// color_centroid
module color_centroid
  (
    input         clk,
    input         rst,           
    input  [2:0]  rgbfilter,     
    input         new_frame_i,   
    output [14:0] orig_addr,
    input  [11:0] orig_pxl,
    output        proc_we,
    output [14:0] proc_addr,
    output [11:0] proc_pxl,
    output [7:0]  centroid,
    output        new_centroid,
    output [2:0]  proximity
  );
  localparam c_img_cols      = 160;
  localparam c_img_rows      = 120;
  localparam c_img_pxls      = c_img_cols * c_img_rows;
  localparam c_nb_img_cols   = 8;
  localparam c_nb_img_rows   = 7;
  localparam c_nb_img_pxls   = 15;
  localparam c_outframe_cols = 16;
  localparam c_outframe_rows = 8;
  localparam c_inframe_cols  = c_img_cols-2*c_outframe_cols;  
  localparam c_inframe_rows  = c_img_rows-2*c_outframe_rows;  
  localparam c_inframe_pxls  = c_inframe_cols * c_inframe_rows;  
  localparam c_nb_inframe_pxls = 14;
  localparam c_hist_bins     = 8;
  localparam c_nb_hist_bins  = 3;
  localparam c_nb_hist_val   = 11;
  localparam c_nb_centroid   = 8;
  localparam c_nb_prox       = 3;
  localparam c_nb_buf_red    = 4;
  localparam c_nb_buf_green  = 4;
  localparam c_nb_buf_blue   = 4;
  localparam c_nb_buf        = 12;
  wire [c_nb_hist_val-1:0] colorpxls_bin0;
  wire [c_nb_hist_val-1:0] colorpxls_bin7;
  wire [c_nb_inframe_pxls-1:0] colorpxls;
  wire [c_nb_inframe_pxls-2:0] colorpxls_left;
  wire [c_nb_inframe_pxls-2:0] colorpxls_rght;
  wire [c_nb_inframe_pxls-2:0] colorpxls_bin012;
  wire [c_nb_inframe_pxls-2:0] colorpxls_bin567;
  wire [c_nb_inframe_pxls-2:0] colorpxls_bin01;
  wire [c_nb_inframe_pxls-2:0] colorpxls_bin67;
  wire new_frame_proc;
  color_proc
    #(
  ...
==> flow/config.mk <==
export PLATFORM = sky130hd
export DESIGN_NAME = color_centroid
export DESIGN_NICKNAME = color_centroid
export VERILOG_FILES = /design/flow/design.v
export SDC_FILE = /design/flow/constraint.sdc
export NUM_CORES = 4
export LEC_CHECK = 0
export ABC_AREA = 1
export CAP_MARGIN = 5
export CORE_MARGIN = 2
export CORE_UTILIZATION = 72
export CTS_CLUSTER_DIAMETER = 242
export PLACE_DENSITY = 0.65
export SETUP_SLACK_MARGIN = 0.66
export SLEW_MARGIN = 20
==> flow/constraint.sdc <==
create_clock -name core_clock -period 2.95 [get_ports {clk}]
set_input_delay 0.5900 -clock core_clock [delete_from_list [all_inputs] [get_ports {clk}]]
set_output_delay 0.5900 -clock core_clock [all_outputs]
set_load 0.01 [all_outputs]
run.sh (not shown) runs the stock make flow with config.mk's settings and CLKGATE_MAP_FILE=.
The baseline did not get past global routing (5_1_grt).
==> next run, changes <==
CAP_MARGIN = 20   (was 5)
CORE_ASPECT_RATIO = 1.04   (was unset)
CTS_CLUSTER_DIAMETER = unset   (was 242)
MIN_ROUTING_LAYER = met1   (was unset)
PLACE_DENSITY = 0.76   (was 0.65)
SETUP_SLACK_MARGIN = -0.29   (was 0.66)
SLEW_MARGIN = 40   (was 20)
This time the run finished but failed the layout checks on negative setup slack.
Synthesized area is unchanged.
Die area stays flat.
Synthesized cell count is unchanged.
==> next run, changes <==
ABC_AREA = unset   (was 1)
CORE_ASPECT_RATIO = unset   (was 1.04)
CORE_UTILIZATION = 70   (was 72)
MIN_ROUTING_LAYER = unset   (was met1)
PLACE_DENSITY = unset   (was 0.76)
SETUP_SLACK_MARGIN = unset   (was -0.29)
SLEW_MARGIN = 20   (was 40)
clock period = 4.41 ns   (was 2.95 ns; I/O delays follow)
The new run passed the timing, design-rule and antenna checks.
Non-clock buffer count drops by 135.
Core utilization drops by 6.3 points.
Design area drops by 9.2%.
Die area drops by about 1.3%.
Final cell count drops by 22%.
==> next run, changes <==
ABC_AREA = 1   (was unset)
CORE_UTILIZATION = 72   (was 70)
clock period = 3.6 ns   (was 4.41 ns; I/O delays follow)
Sequential power increases by roughly a tenth.
Critical path depth increases by 4.
Clock skew barely changes.
Total power increases by a few percent.
Fmax increases by a quarter to a third.
Die area increases slightly.
Global-route usage increases by 4.3 points.
Register-to-register slack hardly moves.
Clock-buffer cell count decreases by 3.
Final area increases by a few percent.
Non-clock buffer count increases by 11.
==> next run, changes <==
CORE_UTILIZATION = 70   (was 72)
CTS_CLUSTER_DIAMETER = 232   (was unset)
clock period = 5.17 ns   (was 3.6 ns; I/O delays follow)
What happened:
- global-route usage fell by 2.6 points
- total power shrinks by about 30%
- cell area went down by about 1.8%
- critical path depth falls by 1
- synthesized cell count does not change
- count of clock-buffer cells in the layout goes up by 1
- maximum frequency goes down by 10%

---

color_centroid again, from the RTL that the note above started with.
// color_centroid
module color_centroid
  (
    input         clk,
    input         rst,           
    input  [2:0]  rgbfilter,     
    input         new_frame_i,   
    output [14:0] orig_addr,
    input  [11:0] orig_pxl,
    output        proc_we,
    output [14:0] proc_addr,
    output [11:0] proc_pxl,
    output [7:0]  centroid,
    output        new_centroid,
    output [2:0]  proximity
  );
  localparam c_img_cols      = 160;
  localparam c_img_rows      = 120;
  localparam c_img_pxls      = c_img_cols * c_img_rows;
  localparam c_nb_img_cols   = 8;
  localparam c_nb_img_rows   = 7;
  localparam c_nb_img_pxls   = 15;
  localparam c_outframe_cols = 16;
  localparam c_outframe_rows = 8;
  localparam c_inframe_cols  = c_img_cols-2*c_outframe_cols;  
  localparam c_inframe_rows  = c_img_rows-2*c_outframe_rows;  
  localparam c_inframe_pxls  = c_inframe_cols * c_inframe_rows;  
  localparam c_nb_inframe_pxls = 14;
  localparam c_hist_bins     = 8;
  localparam c_nb_hist_bins  = 3;
  localparam c_nb_hist_val   = 11;
  localparam c_nb_centroid   = 8;
  localparam c_nb_prox       = 3;
  localparam c_nb_buf_red    = 4;
  localparam c_nb_buf_green  = 4;
  localparam c_nb_buf_blue   = 4;
  localparam c_nb_buf        = 12;
  wire [c_nb_hist_val-1:0] colorpxls_bin0;
  wire [c_nb_hist_val-1:0] colorpxls_bin7;
  wire [c_nb_inframe_pxls-1:0] colorpxls;
  wire [c_nb_inframe_pxls-2:0] colorpxls_left;
  wire [c_nb_inframe_pxls-2:0] colorpxls_rght;
  wire [c_nb_inframe_pxls-2:0] colorpxls_bin012;
  wire [c_nb_inframe_pxls-2:0] colorpxls_bin567;
  wire [c_nb_inframe_pxls-2:0] colorpxls_bin01;
  wire [c_nb_inframe_pxls-2:0] colorpxls_bin67;
  wire new_frame_proc;
  color_proc
    #(
      .c_img_cols     (c_img_cols),
      .c_img_rows     (c_img_rows),
      .c_img_pxls     (c_img_pxls),
      .c_nb_cols      (c_nb_img_cols),
      .c_nb_rows      (c_nb_img_rows),
      .c_nb_img_pxls  (c_nb_img_pxls),
      .c_outframe_cols(c_outframe_cols),
      .c_outframe_rows(c_outframe_rows),
  ...
export LEC_CHECK = 0
export CAP_MARGIN = 20
export CORE_MARGIN = 2
export CORE_UTILIZATION = 70
export GPL_TIMING_DRIVEN = 1
export MAX_ROUTING_LAYER = met4
export MIN_ROUTING_LAYER = met1
export PLACE_DENSITY_LB_ADDON = 0.17
export SETUP_SLACK_MARGIN = 0.68
export SLEW_MARGIN = 20
create_clock -name core_clock -period 8.01 [get_ports {clk}]
Edit:
==> flow/config.mk (replaced) <==
export PLATFORM = sky130hd
export DESIGN_NAME = color_centroid
export DESIGN_NICKNAME = color_centroid
export VERILOG_FILES = /design/flow/design.v
export SDC_FILE = /design/flow/constraint.sdc
export NUM_CORES = 4
export LEC_CHECK = 0
export CAP_MARGIN = 20
export CORE_MARGIN = 2
export CORE_UTILIZATION = 40
export SLEW_MARGIN = 20
==> flow/constraint.sdc (replaced) <==
create_clock -name core_clock -period 5.31 [get_ports {clk}]
set_input_delay 1.0620 -clock core_clock [delete_from_list [all_inputs] [get_ports {clk}]]
set_output_delay 1.0620 -clock core_clock [all_outputs]
set_load 0.01 [all_outputs]
Outcome: The changed run finished clean; power went up by 57%; count of clock-buffer cells in the layout went up by 10; cell count went up by 11%; sequential power went up by 52%; global-route usage went down by 14 points.
Power and IR drop assume default switching activity.
